==> inputs of trial 29 <==
==> flow/design.v <==
`timescale 1ns / 1ps
module IIR2nd#(
    parameter DW = 20,FW = 15
)(
    input clk,rst_n,en,
    input signed [DW-1:0] din,
    output logic signed[DW-1:0] dout,
    input [31:0]index
);
    localparam logic signed[DW-1:0] GAIN =41;
    function automatic logic signed[DW-1:0] DEN(input [31:0] i);
        case (i)
        32'd0:  DEN = -65446;
        32'd1:  DEN = -65421;
        32'd2:  DEN = -65381;
        32'd3:  DEN = -65325;
        32'd4:  DEN = -65252;
        32'd5:  DEN = -65163;
        32'd6:  DEN = -65058;
        32'd7:  DEN = -64938;
        32'd8:  DEN = -64801;
        32'd9:  DEN = -64648;
        32'd10: DEN = -64479;
        32'd11: DEN = -64294;
        32'd12: DEN = -64094;
        32'd13: DEN = -63877;
        32'd14: DEN = -63645;
        32'd15: DEN = -63397;
        32'd16: DEN = -63134;
        32'd17: DEN = -62855;
        32'd18: DEN = -62560;
        32'd19: DEN = -62250;
        default: DEN = 0;
        endcase
    endfunction
    localparam logic signed [DW-1:0] NUM0 = 32768, NUM1 = 0, NUM2 = -32768;
    wire signed [DW-1:0] n0;
    wire signed [DW-1:0] n1;
    wire signed [DW-1:0] n2;
    wire signed [DW-1:0] d1;
    wire signed [DW-1:0] d2;
    wire signed [DW-1:0] g ;
    assign    n0      = (NUM0);
    assign    n1     = (NUM1);
    assign    n2     = (NUM2);
    assign    d1     = (DEN(index));
    assign    d2     = (32686);
    assign    g      = (GAIN);
    logic signed [DW-1:0]   z1,z0;
    wire signed [DW-1:0] pn0;
    wire signed [DW-1:0] pn1;
    wire signed [DW-1:0] pn2;
    wire signed [DW-1:0] o ;
    wire signed [DW-1:0] pd1;
    wire signed [DW-1:0] pd2;
    assign        pn0    = 
    (((DW-FW)+(DW-FW)+(FW)+(FW))'(din)*((DW-FW)+(DW-FW)+(FW)+(FW))'(n0))>>>((FW)+(FW)-(FW));
    assign        pn1    = 
    (((DW-FW)+(DW-FW)+(FW)+(FW))'(din)*((DW-FW)+(DW-FW)+(FW)+(FW))'(n1))>>>((FW)+(FW)-(FW));
    assign        pn2    = 
    (((DW-FW)+(DW-FW)+(FW)+(FW))'(din)*((DW-FW)+(DW-FW)+(FW)+(FW))'(n2))>>>((FW)+(FW)-(FW));
    assign        o     =z0 + pn0;
    assign        pd1    = 
    (((DW-FW)+(DW-FW)+(FW)+(FW))'(o)*((DW-FW)+(DW-FW)+(FW)+(FW))'(d1))>>>((FW)+(FW)-(FW));
    assign        pd2    = 
    (((DW-FW)+(DW-FW)+(FW)+(FW))'(o)*((DW-FW)+(DW-FW)+(FW)+(FW))'(d2))>>>((FW)+(FW)-(FW));
    always_ff @( posedge clk ) begin 
        if(!rst_n) begin
            z0<=0; z1<=0;dout<=0;
        end else begin
            z0<=pn1 + z1 - pd1;
            z1<=pn2 - pd2;
            dout<=
    (((DW-FW)+(DW-FW)+(FW)+(FW))'(o)*((DW-FW)+(DW-FW)+(FW)+(FW))'(g))>>>((FW)+(FW)-(FW));
        end
    end
endmodule
module IIR#(
    parameter DW = 16,EW = 4
)(
    input clk,rst_n,en,
    input signed [DW-1:0] din,
    output logic signed [DW-1:0] dout,
    input [31:0]index,
    output logic signed [DW+EW-1:0] dout_W
    );
    localparam W = DW + EW;
    logic signed [W-1:0] din_W;
    assign din_W = din;
    assign dout = dout_W;
    IIR2nd #(W,DW-1)IIR2nd_inst(
    clk,rst_n,en, din_W, dout_W,index
        );
endmodule
`timescale 1ns / 1ps
module IIR_v#(
    parameter DW = 16,FW = 15
)(
    input clk,rst_n,en,
    input signed [DW-1:0] din,
    output wire signed [DW-1:0] dout,
    input [31:0]index,
    output wire signed [DW+FW-1:0] dout_W
    );
    IIR#(
        DW,FW
    )IIR_inst(
        clk,rst_n,en,din,dout,index,dout_W
    );
endmodule
==> flow/run.sh <==
#!/bin/bash
# the make line also repeats each setting of config.mk as NAME=value (left out here)
make -C /OpenROAD-flow-scripts/flow DESIGN_CONFIG=/design/flow/config.mk WORK_HOME=/design/flow/orfs CLKGATE_MAP_FILE= finish
==> flow/config.mk <==
export PLATFORM = sky130hd
export DESIGN_NAME = IIR_v
export DESIGN_NICKNAME = IIR_v
export VERILOG_FILES = /design/flow/design.v
export SDC_FILE = /design/flow/constraint.sdc
export NUM_CORES = 4
export LEC_CHECK = 0
export ABC_AREA = 1
export CAP_MARGIN = 15
export CORE_ASPECT_RATIO = 0.5
export CORE_MARGIN = 2
export CORE_UTILIZATION = 72
export CTS_CLUSTER_DIAMETER = 206
export CTS_CLUSTER_SIZE = 51
export HOLD_SLACK_MARGIN = 0.29
export PLACE_DENSITY_LB_ADDON = 0.01
export SETUP_SLACK_MARGIN = 2.14
export SLEW_MARGIN = 15
==> flow/constraint.sdc <==
create_clock -name core_clock -period 7.29 [get_ports {clk}]
set_input_delay 1.4580 -clock core_clock [delete_from_list [all_inputs] [get_ports {clk}]]
set_output_delay 1.4580 -clock core_clock [all_outputs]
set_load 0.01 [all_outputs]
==> inputs of trial 14, as changes to trial 29 <==
==> flow/config.mk (replaced) <==
export PLATFORM = sky130hd
export DESIGN_NAME = IIR_v
export DESIGN_NICKNAME = IIR_v
export VERILOG_FILES = /design/flow/design.v
export SDC_FILE = /design/flow/constraint.sdc
export NUM_CORES = 4
export LEC_CHECK = 0
export CAP_MARGIN = 15
export CORE_MARGIN = 2
export CORE_UTILIZATION = 72
export MAX_ROUTING_LAYER = met4
export PLACE_DENSITY = 0.36
export SLEW_MARGIN = 20
export TNS_END_PERCENT = 5
==> flow/constraint.sdc (replaced) <==
create_clock -name core_clock -period 12.6 [get_ports {clk}]
set_input_delay 2.5200 -clock core_clock [delete_from_list [all_inputs] [get_ports {clk}]]
set_output_delay 2.5200 -clock core_clock [all_outputs]
set_load 0.01 [all_outputs]
==> inputs of trial 86, as changes to trial 29 <==
==> flow/config.mk (replaced) <==
export PLATFORM = sky130hd
export DESIGN_NAME = IIR_v
export DESIGN_NICKNAME = IIR_v
export VERILOG_FILES = /design/flow/design.v
export SDC_FILE = /design/flow/constraint.sdc
export NUM_CORES = 4
export LEC_CHECK = 0
export ABC_AREA = 1
export CAP_MARGIN = 20
export CORE_MARGIN = 2
export CORE_UTILIZATION = 37
export CTS_CLUSTER_DIAMETER = 346
export CTS_CLUSTER_SIZE = 100
export HOLD_SLACK_MARGIN = -0.03
export SLEW_MARGIN = 20
export TNS_END_PERCENT = 15
==> flow/constraint.sdc (replaced) <==
create_clock -name core_clock -period 13.5 [get_ports {clk}]
set_input_delay 2.7000 -clock core_clock [delete_from_list [all_inputs] [get_ports {clk}]]
set_output_delay 2.7000 -clock core_clock [all_outputs]
set_load 0.01 [all_outputs]
==> notes <==
Between trial 14 and trial 86, the lower sequential share of layout area is in trial 14 (gap 0.21 points). Of trial 14 and trial 86, trial 14 has the higher first-iteration DRC count (gap 15%, measured against trial 86). Between trial 86 and trial 14, the lower clock skew is in trial 86 (gap 3.7 ps). Trial 86 went through all stages and came out clean. Trial 14 finished but failed the layout checks on negative setup slack. Trial 29 never finished: it broke off in global routing (5_1_grt), error GRT-0116. In trial 86 the via count is smaller than in trial 14, by 2.0%. Non-clock buffer count: trial 14 is higher than trial 86 (663).
==> figures <==
Min-delay worst type: trial 29 -; trial 86 flip-flop to flip-flop; trial 14 flip-flop to flip-flop
CTS tree: trial 29 -; trial 86 built; trial 14 built
Remaining number of nets flagged by the antenna check after routing: trial 29 -; trial 86 0; trial 14 0
Multi-input gates: trial 29 -; trial 86 3,586; trial 14 2,964
Run status: trial 29 did not finish; trial 86 timing/DRC/antenna clean; trial 14 finished with violations
Last stage reached: trial 29 global routing (5_1_grt); trial 86 -; trial 14 -
Reasons for failing layout checks: trial 29 -; trial 86 -; trial 14 negative setup slack
Cell depth of the worst hold path: trial 29 -; trial 86 3; trial 14 3
Total Neg Setup Slack: trial 29 -; trial 86 0 ps; trial 14 -4550 ps
MUX share of area: trial 29 0; trial 86 0; trial 14 0.00336
Slowest CP cell: trial 29 -; trial 86 sky130_fd_sc_hd__fa_1; trial 14 sky130_fd_sc_hd__fa_2
Final net count: trial 29 -; trial 86 6,840; trial 14 6,649

========
==> inputs of run Y <==
RTL: the design.v shown in full above, as it stands there.
==> flow/config.mk <==
export PLATFORM = sky130hd
export DESIGN_NAME = IIR_v
export DESIGN_NICKNAME = IIR_v
export VERILOG_FILES = /design/flow/design.v
export SDC_FILE = /design/flow/constraint.sdc
export NUM_CORES = 4
export LEC_CHECK = 0
export CAP_MARGIN = 20
export CORE_MARGIN = 2
export CORE_UTILIZATION = 25
export SLEW_MARGIN = 20
==> flow/constraint.sdc <==
create_clock -name core_clock -period 17.4 [get_ports {clk}]
set_input_delay 3.4800 -clock core_clock [delete_from_list [all_inputs] [get_ports {clk}]]
set_output_delay 3.4800 -clock core_clock [all_outputs]
set_load 0.01 [all_outputs]
run.sh (not shown) runs the stock make flow with config.mk's settings and CLKGATE_MAP_FILE=.
==> run G: changes against run Y <==
ABC_AREA = 1   (was not set)
CORE_MARGIN = 9   (was 2)
CORE_UTILIZATION = 68   (was 25)
CTS_CLUSTER_DIAMETER = 346   (was not set)
CTS_CLUSTER_SIZE = 100   (was not set)
HOLD_SLACK_MARGIN = -0.03   (was not set)
TNS_END_PERCENT = 15   (was not set)
==> flow/constraint.sdc (replaced) <==
create_clock -name core_clock -period 13.5 [get_ports {clk}]
set_input_delay 2.7000 -clock core_clock [delete_from_list [all_inputs] [get_ports {clk}]]
set_output_delay 2.7000 -clock core_clock [all_outputs]
set_load 0.01 [all_outputs]
==> run R: changes against run Y <==
CAP_MARGIN = 15   (was 20)
CORE_UTILIZATION = 72   (was 25)
CTS_CLUSTER_DIAMETER = 234   (was not set)
CTS_CLUSTER_SIZE = 58   (was not set)
MAX_ROUTING_LAYER = met4   (was not set)
PLACE_DENSITY = 0.35   (was not set)
==> flow/constraint.sdc (replaced) <==
create_clock -name core_clock -period 12.7 [get_ports {clk}]
set_input_delay 2.5400 -clock core_clock [delete_from_list [all_inputs] [get_ports {clk}]]
set_output_delay 2.5400 -clock core_clock [all_outputs]
set_load 0.01 [all_outputs]
==> results <==
Run R stopped in global routing (5_1_grt) on ODB-0269. Run G completed with no timing, DRC or antenna violations. Run Y ran to the end with no violations. Between run G and run Y, the lower first-iteration DRC count is in run Y (gap about 130%, measured against run Y). In run G the synthesized cell count is larger than in run Y, by 19%. Sequential share of layout area: run Y is higher than run G (0.14 points).
==> figures <==
| metric | run Y | run R | run G |
|---|---|---|---|
| Stage-log warning count | 36 | - | 39 |
| Launching element type of the critical path | input pin | - | input pin |
| Final worst-path setup slack | 1.14 ns | - | 0.307 ns |
| Share of cell area taken by flip-flops and latches | 3.91% | - | 3.78% |
| Status | timing/DRC/antenna clean | aborted with a tool error | timing/DRC/antenna clean |
| Failing step | - | global routing (5_1_grt) | - |
| Final hold viol count | 0 | - | 0 |
| Final count of negative-setup-slack endpoints | 0 | - | 0 |
| Routed wirelength normalized by instance count | 16.3 µm | - | 20.2 µm |
